==> flow/design.v (excerpt) <==
module system_bus
	#(parameter DATA_WIDTH = 8, 
	parameter ADDR_WIDTH = 14, 
	parameter NO_OF_MASTER = 4, 
	parameter NO_OF_SLAVE = 8,
	parameter [NO_OF_SLAVE*ADDR_WIDTH-1:0] SLAVE_BASE_ADDR = {14'd10, 14'd20, 14'd30, 14'd40, 14'd50, 14'd60, 14'd70, 14'd80}, 
	parameter [NO_OF_SLAVE*ADDR_WIDTH-1:0] SLAVE_END_ADDR = {14'd19, 14'd29, 14'd39, 14'd49, 14'd59, 14'd69, 14'd79, 14'd89}
	) 
	(
	input clk,
	input reset_n,
	input [ADDR_WIDTH*NO_OF_MASTER-1:0]  addr_avm, 
	output [DATA_WIDTH*NO_OF_MASTER-1:0]  readdata_avm,
	input [DATA_WIDTH*NO_OF_MASTER-1:0]  writedata_avm, 
	input [NO_OF_MASTER-1:0]  readen_avm,
	input [NO_OF_MASTER-1:0]  writeen_avm,
	output [NO_OF_MASTER-1:0]  readvalid_avm,
	output [NO_OF_MASTER-1:0]  writevalid_avm,
	input [NO_OF_MASTER-1:0]  waitrequest_avm,
	input [4*NO_OF_MASTER-1:0]priority_no,
	output [ADDR_WIDTH*NO_OF_SLAVE-1:0]  addr_avs,
	input [DATA_WIDTH*NO_OF_SLAVE-1:0]  readdata_avs,
	output [DATA_WIDTH*NO_OF_SLAVE-1:0]  writedata_avs,
	output [NO_OF_SLAVE-1:0]  readen_avs,
	output [NO_OF_SLAVE-1:0]  writeen_avs,
	input [NO_OF_SLAVE-1:0]  readvalid_avs,
	input [NO_OF_SLAVE-1:0]  writevalid_avs,
	output reg [NO_OF_SLAVE-1:0]  waitrequest_avs
	);
Size: roughly 4200 cells after synthesis, about 660 flip-flops, roughly 440 I/O pins, roughly 34000 um^2 of cells after synthesis.
clock: 2.83 ns
lec_check: 0
abc_area: 1
cap_margin: 25
cell_pad_in_sites_detail_placement: 0
cell_pad_in_sites_global_placement: 0
core_aspect_ratio: 0.85
core_margin: 2
core_utilization: 55
cts_cluster_size: 72
place_density: 0.42
slew_margin: 15
run.sh (not shown) runs the stock make flow with config.mk's settings and CLKGATE_MAP_FILE=.
The first run reached the layout checks and failed them: setup timing.
Edit:
- ABC_AREA: 1 -> default
- CAP_MARGIN: 25 -> 20
- CELL_PAD_IN_SITES_DETAIL_PLACEMENT: 0 -> default
- CELL_PAD_IN_SITES_GLOBAL_PLACEMENT: 0 -> default
- CORE_ASPECT_RATIO: 0.85 -> default
- CORE_UTILIZATION: 55 -> 57
- CTS_CLUSTER_SIZE: 72 -> default
- PLACE_DENSITY: 0.42 -> default
- SLEW_MARGIN: 15 -> 20
- clock period: 2.83 -> 3.19 ns (I/O delays scaled with it)
Result: The new run completed and failed the layout checks on hold timing, setup timing; combinational power came out higher by 33%; global-route usage came out higher by 1.2 points; worst hold slack loses 0.44 ns; setup slack loses 0.0097 ns; cell area came out lower by 7.9%; non-clock buffer count came out lower by 140; sequential cell count stays the same; synthesized cell count came out lower by 18%; core utilization came out higher by 0.93 points.
Edit:
- CORE_UTILIZATION: 57 -> 61
- SETUP_SLACK_MARGIN: default -> 1.24
- clock period: 3.19 -> 4.87 ns (I/O delays scaled with it)
Outcome: This time the run finished clean; utilization goes down by 0.54 points; synthesized cell count is unchanged; cell count goes down by 7.9%; register-to-register slack improved by 1.5 ns; final area goes down by 7.3%; flip-flop count does not change; die size goes down by 6.4%; routed wire length goes down by about 4%.
Edit:
- CORE_UTILIZATION: 61 -> 66
- CTS_CLUSTER_SIZE: default -> 41
- SETUP_SLACK_MARGIN: 1.24 -> -0.2
- clock period: 4.87 -> 3.0 ns (I/O delays scaled with it)
With this change the flow ended with an error in global routing (5_1_grt) (ODB-0269). Synthesized cell count does not change. Synthesized area is unchanged. Die area drops by a little under a tenth.

system_bus again, from the RTL that the note above started with.
clock: 2.88 ns
lec_check: 0
cap_margin: 5
core_margin: 2
core_utilization: 66
cts_cluster_diameter: 345
cts_cluster_size: 49
place_density: 0.65
setup_slack_margin: 0.76
slew_margin: 20
The baseline died in 5_1_grt.
Then changed:
Settings changed: CAP_MARGIN 5 to 20, CORE_UTILIZATION 66 to 12, CTS_CLUSTER_DIAMETER 345 to default, CTS_CLUSTER_SIZE 49 to default, PLACE_DENSITY 0.65 to 0.6, SETUP_SLACK_MARGIN 0.76 to default.
Clock period 2.88 ns to 7.68 ns, I/O delays scaled along.
After rerunning: This time the run completed with no timing, DRC or antenna violations; die size increases to 5.4 times its value; area after synthesis does not change; synthesized cell count stays the same.

system_bus again, from the RTL that the note above started with.
Settings: LEC_CHECK=0, ABC_AREA=1, CAP_MARGIN=15, CELL_PAD_IN_SITES_DETAIL_PLACEMENT=1, CELL_PAD_IN_SITES_GLOBAL_PLACEMENT=0, CORE_ASPECT_RATIO=0.61, CORE_MARGIN=4, CORE_UTILIZATION=40, HOLD_SLACK_MARGIN=0.12, MAX_ROUTING_LAYER=met4, MIN_ROUTING_LAYER=met2, SLEW_MARGIN=5; clock period 8.98 ns.
The starting point did not get past 5_1_grt, error GRT-0116.
Edit:
ABC_AREA = not set   (was 1)
CAP_MARGIN = 25   (was 15)
CELL_PAD_IN_SITES_DETAIL_PLACEMENT = not set   (was 1)
CELL_PAD_IN_SITES_GLOBAL_PLACEMENT = 3   (was 0)
CORE_ASPECT_RATIO = not set   (was 0.61)
CORE_MARGIN = 2   (was 4)
HOLD_SLACK_MARGIN = not set   (was 0.12)
MAX_ROUTING_LAYER = not set   (was met4)
MIN_ROUTING_LAYER = not set   (was met2)
Outcome:
- This time the run produced a clean layout
- die size drops by about 8%
- synthesized area drops by 5.8%
- synthesized cell count drops by about 18%
Edit:
CAP_MARGIN = 20   (was 25)
CELL_PAD_IN_SITES_GLOBAL_PLACEMENT = not set   (was 3)
CORE_UTILIZATION = 26   (was 40)
PLACE_DENSITY = 0.6   (was not set)
SLEW_MARGIN = 20   (was 5)
clock period = 5.19 ns   (was 8.98 ns; I/O delays follow)
After rerunning: Final cell count is higher by 12%. Via count increases by 0.36%. Critical path depth does not change. Core utilization is lower by 17 points. Routed wire length goes up by 2.6%.
Edit:
CORE_UTILIZATION = 40   (was 26)
clock period = 7.0 ns   (was 5.19 ns; I/O delays follow)
After rerunning:
- critical path depth stays the same
- hold slack degrades by 0.012 ns
- setup slack gains 1.2 ns
- power falls by a quarter to a third
- final area fell by a few percent
- clock skew climbs by 0.027 ns
- global-route usage is higher by 6.9 points
- synthesized area stays the same
- wire length goes down by a little under a tenth

## v47
system_bus again, from the RTL that the note above started with.
export LEC_CHECK = 0
export CAP_MARGIN = 25
export CELL_PAD_IN_SITES_DETAIL_PLACEMENT = 0
export CELL_PAD_IN_SITES_GLOBAL_PLACEMENT = 1
export CORE_ASPECT_RATIO = 0.85
export CORE_MARGIN = 4
export CORE_UTILIZATION = 17
export CTS_CLUSTER_SIZE = 72
export PLACE_DENSITY_LB_ADDON = 0.09
export SLEW_MARGIN = 15
create_clock -name core_clock -period 5.33 [get_ports {clk}]
v47 has completed all stages; timing, DRC and antenna checks passed.
Setup changes, v47 to v41
Settings: CELL_PAD_IN_SITES_GLOBAL_PLACEMENT changed from 1 to 0; CORE_MARGIN changed from 4 to 2; CORE_UTILIZATION changed from 17 to 55; TNS_END_PERCENT newly set to 5; ABC_AREA newly set to 1; the clock period (ns, I/O delays scaled along) changed from 5.33 to 2.39.
### Flow results
- STATUS run=v41 STAGES=ALL_DONE FINAL_CHECKS=FAILED CAUSE=negative setup slack
- Compare v47 and v41 | multiplexer share of the synthesized area lower: v41
- When the final numbers for v47 and v41 were put side by side, the internal power summed over all cells turned out to be greater in v41.
- Delta (v41 minus v47): layout overhead on the synthesized area shows an increase of 5.7 points; hold buffer count at CTS shows an increase of 1.
Modified inputs, v34 compared to v41
Settings: HOLD_SLACK_MARGIN newly set to 0.02; CORE_MARGIN changed from 2 to 4; SETUP_SLACK_MARGIN newly set to 0.43; CELL_PAD_IN_SITES_GLOBAL_PLACEMENT changed from 0 to 1; TNS_END_PERCENT changed from 5 to 35; CORE_UTILIZATION changed from 55 to 17; the clock period (ns, I/O delays scaled along) changed from 2.39 to 5.33.
Results
Diff v41 -> v34: final non-filler cell total +23%; share of total power in sequential cells dropped 3.6 points; insertion delay to the later sink of the worst-skew pair rose by 20 ps; global-route wire length before repair rose by 21%. Summary of v41 and v34: one run falls short of a clean finish, namely v41. v41 ran in full, but the layout does not pass; the checks complain about negative setup slack. The highest signal layer in the routed design comes out met5 in one run and met4 in the other, namely in v41 and v34 respectively. The endpoint of the most critical setup path comes out addr_avs[97] in one run and addr_avs[69] in the other, namely in v34 and v41 respectively.
For v14, these inputs were changed with respect to v34:
Settings: CORE_MARGIN changed from 4 to 2; CORE_UTILIZATION changed from 17 to 66; CAP_MARGIN changed from 25 to 0; TNS_END_PERCENT removed (was 35); PLACE_DENSITY_LB_ADDON removed (was 0.09); HOLD_SLACK_MARGIN removed (was 0.02); SETUP_SLACK_MARGIN changed from 0.43 to 0.74; CELL_PAD_IN_SITES_GLOBAL_PLACEMENT changed from 1 to 0; the clock period (ns, I/O delays scaled along) changed from 5.33 to 2.88.
Results
Relative to v34, the worst setup timing slack at the placement stage of v14 is lower by 1370 ps.
As the logs show, v14 stopped at global routing after a tool error, so it never reached the end of the flow.
Die size on v14 is ahead of v34.
Looking only at area of the core region, and setting everything else aside, the higher value of v14 and v34 goes to v34.
| count of cells resized by post-cts repair | v14 vs v34 | 662 higher |

Starting RTL as in the previous note.
## system_bus
module system_bus
	#(parameter DATA_WIDTH = 8, 
	parameter ADDR_WIDTH = 14, 
	parameter NO_OF_MASTER = 4, 
	parameter NO_OF_SLAVE = 8,
	parameter [NO_OF_SLAVE*ADDR_WIDTH-1:0] SLAVE_BASE_ADDR = {14'd10, 14'd20, 14'd30, 14'd40, 14'd50, 14'd60, 14'd70, 14'd80}, 
	parameter [NO_OF_SLAVE*ADDR_WIDTH-1:0] SLAVE_END_ADDR = {14'd19, 14'd29, 14'd39, 14'd49, 14'd59, 14'd69, 14'd79, 14'd89}
	) 
	(
	input clk,
	input reset_n,
	input [ADDR_WIDTH*NO_OF_MASTER-1:0]  addr_avm, 
	output [DATA_WIDTH*NO_OF_MASTER-1:0]  readdata_avm,
	input [DATA_WIDTH*NO_OF_MASTER-1:0]  writedata_avm, 
	input [NO_OF_MASTER-1:0]  readen_avm,
	input [NO_OF_MASTER-1:0]  writeen_avm,
	output [NO_OF_MASTER-1:0]  readvalid_avm,
	output [NO_OF_MASTER-1:0]  writevalid_avm,
	input [NO_OF_MASTER-1:0]  waitrequest_avm,
	input [4*NO_OF_MASTER-1:0]priority_no,
	output [ADDR_WIDTH*NO_OF_SLAVE-1:0]  addr_avs,
	input [DATA_WIDTH*NO_OF_SLAVE-1:0]  readdata_avs,
	output [DATA_WIDTH*NO_OF_SLAVE-1:0]  writedata_avs,
	output [NO_OF_SLAVE-1:0]  readen_avs,
	output [NO_OF_SLAVE-1:0]  writeen_avs,
	input [NO_OF_SLAVE-1:0]  readvalid_avs,
	input [NO_OF_SLAVE-1:0]  writevalid_avs,
	output reg [NO_OF_SLAVE-1:0]  waitrequest_avs
	);
clock: 2.39 ns
lec_check: 0
abc_area: 1
cap_margin: 25
cell_pad_in_sites_detail_placement: 0
cell_pad_in_sites_global_placement: 0
core_aspect_ratio: 0.85
core_margin: 2
core_utilization: 58
cts_cluster_size: 72
setup_slack_margin: 0.62
slew_margin: 15
tns_end_percent: 5
The starting point reached the layout checks and failed them: negative setup slack.
Edit:
Settings changed: ABC_AREA 1 to unset, CAP_MARGIN 25 to 30, CELL_PAD_IN_SITES_DETAIL_PLACEMENT 0 to unset, CELL_PAD_IN_SITES_GLOBAL_PLACEMENT 0 to unset, CORE_ASPECT_RATIO 0.85 to unset, CORE_UTILIZATION 58 to 40, CTS_CLUSTER_SIZE 72 to unset, SETUP_SLACK_MARGIN 0.62 to unset, SLEW_MARGIN 15 to 20, TNS_END_PERCENT 5 to unset.
Clock period 2.39 ns to 8.98 ns, I/O delays scaled along.
=> The changed run passed the timing, design-rule and antenna checks; power came out lower by 72%; final area came out lower by about 17%; global-route usage came out lower by 17 points; final cell count came out lower by about 18%; critical path depth came out higher by 1; via count came out lower by 26%; hold slack gets better by 0.13 ns; synthesized cell count came out lower by about 18%; register-to-register slack gets better by 5.4 ns.
Power is estimated from default activity; no workload was simulated.
